run 1:
Design top_module, start of the top module:
module top_module (
    input clk,
    input rst,
    output [18:0] imem_addr,               
    input  [18:0] imem_rdata,              
    output [8:0]  dmem_addr,               
    input  [18:0] dmem_rdata,              
    output [18:0] dmem_wdata,              
    output        dmem_we,                 
    output        halt                     
);
Size: ~5700 cells after synthesis.
clock: 29.6 ns
lec_check: 0
abc_area: 1
cap_margin: 20
core_aspect_ratio: 0.81
core_margin: 3
core_utilization: 61
gpl_routability_driven: 1
max_routing_layer: met5
place_density: 0.39
setup_slack_margin: 2.07
slew_margin: 20
run.sh (not shown) runs the stock make flow with config.mk's settings and CLKGATE_MAP_FILE=.
The layout from run 1, despite a flow that completed every stage, fails the layout checks, with the failing checks listed as negative setup slack.
Modified inputs, run 2 compared to run 1
# run 1
export LEC_CHECK = 0
export ABC_AREA = 1
export CAP_MARGIN = 20
export CORE_ASPECT_RATIO = 0.81
export CORE_MARGIN = 3
export CORE_UTILIZATION = 61
export GPL_ROUTABILITY_DRIVEN = 1
export MAX_ROUTING_LAYER = met5
export PLACE_DENSITY = 0.39
export SETUP_SLACK_MARGIN = 2.07
export SLEW_MARGIN = 20
create_clock -name core_clock -period 29.6 [get_ports {clk}]
# run 2
export LEC_CHECK = 0
export CAP_MARGIN = 20
export CORE_MARGIN = 2
export CORE_UTILIZATION = 53
export SLEW_MARGIN = 20
create_clock -name core_clock -period 16.5 [get_ports {clk}]
--- outcome ---
Each of run 1 and run 2 falls short of a clean finish. STATUS run=run 2 STAGES=ALL_DONE FINAL_CHECKS=FAILED CAUSE=negative setup slack. Comparing run 1 and run 2, the higher number of setup buffers added after CTS is on run 1. As far as detailed-route DRC error count goes, run 2 and run 1 are indistinguishable; the numbers are identical. Diff run 1 and run 2: design area lower in run 1. The setup slack in run 2 sits 10.91 ns below the value recorded for run 1. Post-detailed-route wirelength per cell came out higher on run 2 than on run 1. Reported for run 1 and run 2, number of flops mapped to enable cells by yosys turned out identical to the last digit. Between run 1 and run 2, the overall chip area is higher for run 2. In the metrics for run 1 and run 2, the one carrying the lower post-synthesis xor/xnor area fraction is run 1.
[inputs] run 3 vs run 2
# run 2
export LEC_CHECK = 0
export CAP_MARGIN = 20
export CORE_MARGIN = 2
export CORE_UTILIZATION = 53
export SLEW_MARGIN = 20
create_clock -name core_clock -period 16.5 [get_ports {clk}]
# run 3
export LEC_CHECK = 0
export CAP_MARGIN = 20
export CORE_MARGIN = 2
export CORE_UTILIZATION = 59
export SLEW_MARGIN = 20
create_clock -name core_clock -period 21.2 [get_ports {clk}]
Notes after the runs:
Nothing crashed in run 3 and all stages finished; the problem is that the final layout failed, the offending checks being negative setup slack.
What run 2 reported for layout clock buffer count has to be multiplied by 0.869 to get the figure for run 3.
## Diff of input files: run 4 against run 3
# run 3
export LEC_CHECK = 0
export CAP_MARGIN = 20
export CORE_MARGIN = 2
export CORE_UTILIZATION = 59
export SLEW_MARGIN = 20
create_clock -name core_clock -period 21.2 [get_ports {clk}]
# run 4
export LEC_CHECK = 0
export CAP_MARGIN = 20
export CORE_MARGIN = 2
export CORE_UTILIZATION = 40
export SLEW_MARGIN = 20
create_clock -name core_clock -period 38.5 [get_ports {clk}]
Findings:
Re total negative slack for setup checks: run 3 was lower than run 4. Run 4 has completed all stages; timing, DRC and antenna checks passed. Between run 4 and run 3, it is run 4 whose combinational fraction of the cell area is higher, by 6.7 points. Diff run 3 -> run 4: worst reg2reg path depth moved down; maximum clock rate +about 1.1%; final standard cell utilization of the core down 34 points; setup slack climbed 17.71 ns.

== before ==
top_module again, from the RTL that the note above started with.
Settings: LEC_CHECK=0, ABC_AREA=1, CAP_MARGIN=20, CORE_ASPECT_RATIO=0.81, CORE_MARGIN=2, CORE_UTILIZATION=58, CTS_CLUSTER_DIAMETER=353, GPL_ROUTABILITY_DRIVEN=1, HOLD_SLACK_MARGIN=-0.05, MAX_ROUTING_LAYER=met5, SETUP_SLACK_MARGIN=5.0, SLEW_MARGIN=20, TNS_END_PERCENT=40; clock period 21.1 ns.
The flow completed for before, but it is not clean: the layout still shows setup timing.
#### Input delta (after over before)
Settings: GPL_ROUTABILITY_DRIVEN: 1 -> unset; CORE_ASPECT_RATIO: 0.81 -> unset; ABC_AREA: 1 -> unset; CTS_CLUSTER_DIAMETER: 353 -> unset; MAX_ROUTING_LAYER: met5 -> met4; TNS_END_PERCENT: 40 -> unset; CTS_CLUSTER_SIZE: unset -> 41; SETUP_SLACK_MARGIN: 5.0 -> unset; HOLD_SLACK_MARGIN: -0.05 -> unset; the clock period (ns, I/O delays scaled along): 21.1 -> 16.5.
Results
Ran to the end and failed final checks on setup timing: after. Changes observed in after relative to before: horizontal die dimension went down by 9.6%, critical path depth down 32%. When after is measured against before, its simple-gate portion of the synthesized area turns out 12 points lower.

top_module again, from the RTL that the note above started with.
make LEC_CHECK=0 CAP_MARGIN=20 CORE_MARGIN=2 CORE_UTILIZATION=72 CTS_CLUSTER_DIAMETER=233 HOLD_SLACK_MARGIN=-0.08 MAX_ROUTING_LAYER=met4 PLACE_DENSITY=0.35 SETUP_SLACK_MARGIN=3.8 SLEW_MARGIN=20 TNS_END_PERCENT=5 finish   # period 39.5 ns
The starting point failed in global routing.
Then changed:
==> flow/config.mk (replaced) <==
export PLATFORM = sky130hd
export DESIGN_NAME = top_module
export DESIGN_NICKNAME = top_module
export VERILOG_FILES = /design/flow/design.v
export SDC_FILE = /design/flow/constraint.sdc
export NUM_CORES = 4
export LEC_CHECK = 0
export CAP_MARGIN = 20
export CORE_MARGIN = 2
export CORE_UTILIZATION = 66
export SETUP_SLACK_MARGIN = 4.29
export SLEW_MARGIN = 20
==> flow/constraint.sdc (replaced) <==
create_clock -name core_clock -period 38.5 [get_ports {clk}]
set_input_delay 7.7000 -clock core_clock [delete_from_list [all_inputs] [get_ports {clk}]]
set_output_delay 7.7000 -clock core_clock [all_outputs]
set_load 0.01 [all_outputs]
Result:
- The new run never finished: it broke off in global routing
- die size grows by 8.9%
- synthesized cell count stays the same
- synthesized area stays the same
Then changed:
--- a/flow/config.mk
+++ b/flow/config.mk
@@ -9,4 +9,3 @@
 export CORE_MARGIN = 2
-export CORE_UTILIZATION = 66
-export SETUP_SLACK_MARGIN = 4.29
+export CORE_UTILIZATION = 40
 export SLEW_MARGIN = 20
==> flow/constraint.sdc (replaced) <==
create_clock -name core_clock -period 38.0 [get_ports {clk}]
set_input_delay 7.6000 -clock core_clock [delete_from_list [all_inputs] [get_ports {clk}]]
set_output_delay 7.6000 -clock core_clock [all_outputs]
set_load 0.01 [all_outputs]
After rerunning: Now the flow finished with timing, DRC and antenna clean. Synthesized cell count stays the same. Area after synthesis is unchanged. Die size went up by 64%.
Then changed:
--- a/flow/config.mk
+++ b/flow/config.mk
@@ -9,3 +9,5 @@
 export CORE_MARGIN = 2
-export CORE_UTILIZATION = 40
+export CORE_UTILIZATION = 58
+export CTS_CLUSTER_SIZE = 40
+export SETUP_SLACK_MARGIN = 2.49
 export SLEW_MARGIN = 20
==> flow/constraint.sdc (replaced) <==
create_clock -name core_clock -period 16.5 [get_ports {clk}]
set_input_delay 3.3000 -clock core_clock [delete_from_list [all_inputs] [get_ports {clk}]]
set_output_delay 3.3000 -clock core_clock [all_outputs]
set_load 0.01 [all_outputs]
Effect: The new run ran to the end with violations: negative setup slack; setup slack is worse by 23 ns; design area grows by 14%; core utilization climbs by 33 points; via count went up by 17%; worst hold slack is better by 0.0086 ns; wire length goes up by 10%; fmax falls by 3.0%; synthesized area does not change.

north:
top_module again, from the RTL that the note above started with.
Settings: LEC_CHECK=0, ABC_AREA=1, CAP_MARGIN=20, CELL_PAD_IN_SITES_GLOBAL_PLACEMENT=2, CORE_MARGIN=2, CORE_UTILIZATION=40, CTS_CLUSTER_SIZE=96, GPL_ROUTABILITY_DRIVEN=0, SETUP_SLACK_MARGIN=1.32, SLEW_MARGIN=35; clock period 39.2 ns.
For south, these inputs were changed with respect to north:
diff --git a/flow/config.mk b/flow/config.mk
--- a/flow/config.mk
+++ b/flow/config.mk
@@ -10,6 +10,7 @@
 export CELL_PAD_IN_SITES_GLOBAL_PLACEMENT = 2
-export CORE_MARGIN = 2
-export CORE_UTILIZATION = 40
+export CORE_MARGIN = 7
+export CORE_UTILIZATION = 72
 export CTS_CLUSTER_SIZE = 96
 export GPL_ROUTABILITY_DRIVEN = 0
+export MAX_ROUTING_LAYER = met4
 export SETUP_SLACK_MARGIN = 1.32
--- outcome ---
The higher die boundary width came out of north. Higher area of the die was reported by north, not south. Going from north to south, number of rows in the core area went down about 26%; share of the core filled by cells before placement went up 33 points; vertical die size went down about 22%. Post-synthesis chip area from yosys: north vs south — no meaningful difference. Summary: core box area, south better than north. global placement without I/O (3_1_place_gp_skip_io): south exited with error. As far as gate count after technology mapping goes, south and north are indistinguishable; the numbers are identical.

The RTL this note starts from:
==> flow/design.v <==
module alu (
    input  [18:0] a,
    input  [18:0] b,
    input  [4:0]  opcode,
    output reg [37:0] outau
);
always @(*) begin
    case (opcode)
        5'b00000: outau = {19'b0, a + b};         
        5'b00001: outau = {19'b0, a - b};         
        5'b00010: outau = a * b;                  
        5'b00011: outau = (b != 0) ? {19'b0, a / b} : 38'b0;  
        5'b00100: outau = {19'b0, a + 19'd1};     
        5'b00101: outau = {19'b0, a - 19'd1};     
        5'b00110: outau = {19'b0, a & b};         
        5'b00111: outau = {19'b0, a | b};         
        5'b01000: outau = {19'b0, a ^ b};         
        5'b01001: outau = {19'b0, ~a};            
        default : outau = 38'b0;                  
    endcase
end
endmodule
module program_counter (
    input clk,
    input rst,
    input pc_enable,
    input [1:0] pc_sel,            
    input [18:0] target_addr,      
    output reg [18:0] pc
);
always @(posedge clk or posedge rst) begin
    if (rst) begin
        pc <= 19'd0;
    end 
    else if (pc_enable) begin
        case (pc_sel)
            2'b00: pc <= pc + 1;         
            2'b01: pc <= target_addr;        
            2'b10: pc <= target_addr;        
            2'b11: pc <= target_addr;        
        endcase
    end
end
endmodule
module inst_reg (
    input clk,
    input load_IR,
    input [18:0] ins,               
    output reg [4:0] opcode,        
    output reg [3:0] rs1, rs2, rd,  
    output reg [13:0] addr_imm,     
    output reg [5:0] branch_offset  
);
    localparam OPC_ADD   = 5'd0,
               OPC_SUB   = 5'd1,
               OPC_MUL   = 5'd2,
               OPC_DIV   = 5'd3,
               OPC_INC   = 5'd4,
               OPC_DEC   = 5'd5,
               OPC_AND   = 5'd6,
               OPC_OR    = 5'd7,
               OPC_XOR   = 5'd8,
               OPC_NOT   = 5'd9,
               OPC_LD    = 5'd10,
               OPC_ST    = 5'd11,
               OPC_BEQ   = 5'd12,
               OPC_BNE   = 5'd13,
               OPC_JMP   = 5'd14,
               OPC_CALL  = 5'd15;
    always @(posedge clk) begin
        if (load_IR) begin
            opcode <= ins[18:14];
            rs1 <= 4'd0;
            rs2 <= 4'd0;
            rd <= 4'd0;
            addr_imm <= 14'd0;
            branch_offset <= 6'd0;
            case (ins[18:14])
                OPC_ADD, OPC_SUB, OPC_MUL, OPC_DIV,
                OPC_INC, OPC_DEC, OPC_AND, OPC_OR,
                OPC_XOR, OPC_NOT: begin
                    rs1 <= ins[13:10];
                    rs2 <= ins[9:6];
                    rd  <= ins[5:2];
                end
                OPC_LD, OPC_ST: begin
                    rs1 <= ins[13:10];             
                    rs2 <= ins[9:6];               
                    addr_imm <= {8'd0, ins[5:0]};  
                end
                OPC_BEQ, OPC_BNE: begin
                    rs1 <= ins[13:10];            
                    rs2 <= ins[9:6];              
                    branch_offset <= ins[5:0];    
                end
                OPC_JMP, OPC_CALL: begin
                    addr_imm <= ins[13:0];        
                end
                default: begin
                end
            endcase
        end
    end
endmodule
module reg_file (
    input clk,
    input rst,
    input reg_write,                  
    input [4:0] read_reg1,            
    input [4:0] read_reg2,            
    input [4:0] write_reg,            
    input [18:0] write_data,          
    output [18:0] read_data1,         
    output [18:0] read_data2          
);
    reg [18:0] registers [0:31];
    assign read_data1 = registers[read_reg1];
    assign read_data2 = registers[read_reg2];
    integer i;
    always @(posedge clk or posedge rst) begin
        if (rst) begin
            for (i = 0; i < 32; i = i + 1)
                registers[i] <= 19'd0;
        end else if (reg_write) begin
                        registers[write_reg] <= write_data;
        end
    end
endmodule
module control_unit (
    input clk, rst,
    input [4:0] opcode,                     	 
    input regs_equal,				 
    output reg mem_read,			 
    output reg mem_write,			 
    output reg reg_write,			 
    output reg load_IR,				 
    output reg pc_enable,			 
    output reg [4:0] ALU_op,			 
    output reg [1:0] pc_sel,			 
    output halted				 
);
    parameter FETCH = 3'b000, EXECUTE = 3'b001, MEMORY = 3'b010,
              WRITBK = 3'b011, CONTROL = 3'b100, HALT = 3'b101;
    reg [2:0] state, next_state;
    assign halted = (state == HALT);
    always @(posedge clk or posedge rst) begin
        if (rst)
            state <= FETCH;
        else
            state <= next_state;
    end
    always @(*) begin
        case (state)
            FETCH: next_state = EXECUTE;
            EXECUTE: begin
                case (opcode)
                    5'b01010, 5'b01011: next_state = MEMORY;   				 
                    5'b01100, 5'b01101, 5'b01110, 5'b01111: next_state = CONTROL;	 
                    5'b00000, 5'b00001, 5'b00010, 5'b00011, 5'b00100,
                    5'b00101, 5'b00110, 5'b00111, 5'b01000, 5'b01001: next_state = WRITBK;  
                    5'b11111: next_state = HALT;					 
                    default: next_state = FETCH;					 
                endcase
            end
            MEMORY: begin
                if (opcode == 5'b01010)
                    next_state = WRITBK;	  
                else
                    next_state = FETCH;  	 
            end
            WRITBK: next_state = FETCH;
            CONTROL: next_state = FETCH;
            HALT: next_state = HALT;
            default: next_state = FETCH;
        endcase
    end
    always @(*) begin
        mem_read = 0;
        mem_write = 0;
        reg_write = 0;
        load_IR = 0;
        pc_enable = 0;
        ALU_op = 5'b00000;
        pc_sel = 2'b00;
        case (state)
            FETCH: begin
                mem_read = 1;
                load_IR = 1;
                pc_enable = 1;
                pc_sel = 2'b00;
            end
            EXECUTE: begin
                ALU_op = opcode;
            end
            MEMORY: begin
                if (opcode == 5'b01010)
                    mem_read = 1;        
                else
                    mem_write = 1;       
            end
            WRITBK: begin
                ALU_op = opcode;
                if (opcode != 5'b01011)  
                    reg_write = 1;
            end
            CONTROL: begin
                case (opcode)
                    5'b01100: begin pc_enable = regs_equal;  pc_sel = 2'b01; end  
                    5'b01101: begin pc_enable = !regs_equal; pc_sel = 2'b01; end  
                    5'b01110, 5'b01111: begin pc_enable = 1; pc_sel = 2'b10; end  
                    default: ;
                endcase
            end
            default: ;
        endcase
    end
endmodule
module top_module (
    input clk,
    input rst,
    output [18:0] imem_addr,               
    input  [18:0] imem_rdata,              
    output [8:0]  dmem_addr,               
    input  [18:0] dmem_rdata,              
    output [18:0] dmem_wdata,              
    output        dmem_we,                 
    output        halt                     
);
    wire [4:0] opcode;
    wire [3:0] rs1, rs2, rd;
    wire [13:0] addr_imm;
    wire [5:0] branch_offset;
    wire [4:0] alu_opcode;
    wire [1:0] pc_sel;
    wire [18:0] reg_data1, reg_data2;
    wire [37:0] alu_result;
    wire mem_read, mem_write, reg_write, load_IR, pc_enable;
    wire [18:0] pc_value;
    wire [18:0] target_addr;
    reg [18:0] mem_read_data;
    always @(posedge clk) begin
        if (mem_read)
            mem_read_data <= dmem_rdata;
    end
    wire is_load = (opcode == 5'b01010);
    wire [3:0]  wb_reg  = is_load ? rs2 : rd;
    wire [18:0] wb_data = is_load ? mem_read_data : alu_result[18:0];
    wire [18:0] ea      = reg_data1 + {5'd0, addr_imm};
    assign imem_addr  = pc_value;
    assign dmem_addr  = ea[8:0];
    assign dmem_wdata = reg_data2;
    assign dmem_we    = mem_write;
    assign target_addr = (pc_sel == 2'b01) ? (pc_value + {{13{branch_offset[5]}}, branch_offset}) : {5'd0, addr_imm};
    program_counter PC (
        .clk(clk),
        .rst(rst),
        .pc_enable(pc_enable),
        .pc_sel(pc_sel),
        .target_addr(target_addr),
        .pc(pc_value)
    );
    inst_reg IR (
        .clk(clk),
        .load_IR(load_IR),
        .ins(imem_rdata),
        .opcode(opcode),
        .rs1(rs1),
        .rs2(rs2),
        .rd(rd),
        .addr_imm(addr_imm),
        .branch_offset(branch_offset)
    );
    control_unit CU (
        .clk(clk),
        .rst(rst),
        .opcode(opcode),
        .regs_equal(reg_data1 == reg_data2),
        .mem_read(mem_read),
        .mem_write(mem_write),
        .reg_write(reg_write),
        .load_IR(load_IR),
        .pc_enable(pc_enable),
        .ALU_op(alu_opcode),
        .pc_sel(pc_sel),
        .halted(halt)
    );
    reg_file RF (
        .clk(clk),
        .rst(rst),
        .reg_write(reg_write),
        .read_reg1({1'b0, rs1}),
        .read_reg2({1'b0, rs2}),
        .write_reg({1'b0, wb_reg}),
        .write_data(wb_data),
        .read_data1(reg_data1),
        .read_data2(reg_data2)
    );
    alu ALU (
        .a(reg_data1),
        .b(reg_data2),
        .opcode(alu_opcode),
        .outau(alu_result)
    );
endmodule
clock: 8.87 ns
lec_check: 0
abc_area: 1
cap_margin: 20
core_aspect_ratio: 1.42
core_margin: 2
core_utilization: 72
cts_cluster_diameter: 396
cts_cluster_size: 10
place_density_lb_addon: 0.12
setup_slack_margin: 2.6
slew_margin: 40
The starting point died in 5_1_grt on GRT-0116.
Rerun with:
- ABC_AREA: 1 -> default
- CORE_ASPECT_RATIO: 1.42 -> default
- CORE_UTILIZATION: 72 -> 59
- CTS_CLUSTER_DIAMETER: 396 -> default
- CTS_CLUSTER_SIZE: 10 -> default
- PLACE_DENSITY_LB_ADDON: 0.12 -> default
- SETUP_SLACK_MARGIN: 2.6 -> default
- SLEW_MARGIN: 40 -> 20
- TNS_END_PERCENT: default -> 5
- clock period: 8.87 -> 36.1 ns (I/O delays scaled with it)
Now the flow finished with setup timing left; die area came out higher by 22%; area after synthesis grows by 0.53%; synthesized cell count shrinks by 16%.
Rerun with:
- CORE_UTILIZATION: 59 -> 38
- TNS_END_PERCENT: 5 -> default
- clock period: 36.1 -> 38.0 ns (I/O delays scaled with it)
Result: Now the flow completed without violations; cell area increases by a few percent; hold slack is better by 0.0097 ns; area after synthesis stays the same.
Rerun with:
- CORE_UTILIZATION: 38 -> 56
- SETUP_SLACK_MARGIN: default -> 3.18
- TNS_END_PERCENT: default -> 5
- clock period: 38.0 -> 16.5 ns (I/O delays scaled with it)
The changed run produced a layout that fails on setup timing.
Register-to-register slack got worse by 21 ns.
Wire length came out higher by 2.0%.
Synthesized area does not change.
Via count came out higher by about 10%.
Fmax came out higher by 0.31%.
First-iteration DRC count came out higher by 16%.
Die size came out lower by about 30%.
Sequential cell count is unchanged.
Rerun with:
- CORE_UTILIZATION: 56 -> 15
- SETUP_SLACK_MARGIN: 3.18 -> default
- TNS_END_PERCENT: 5 -> default
- clock period: 16.5 -> 47.2 ns (I/O delays scaled with it)
=>
- Now the flow produced a clean layout
- cell count went up by about a fifth
- worst setup slack gains 24 ns
- fmax went down by about a fifth
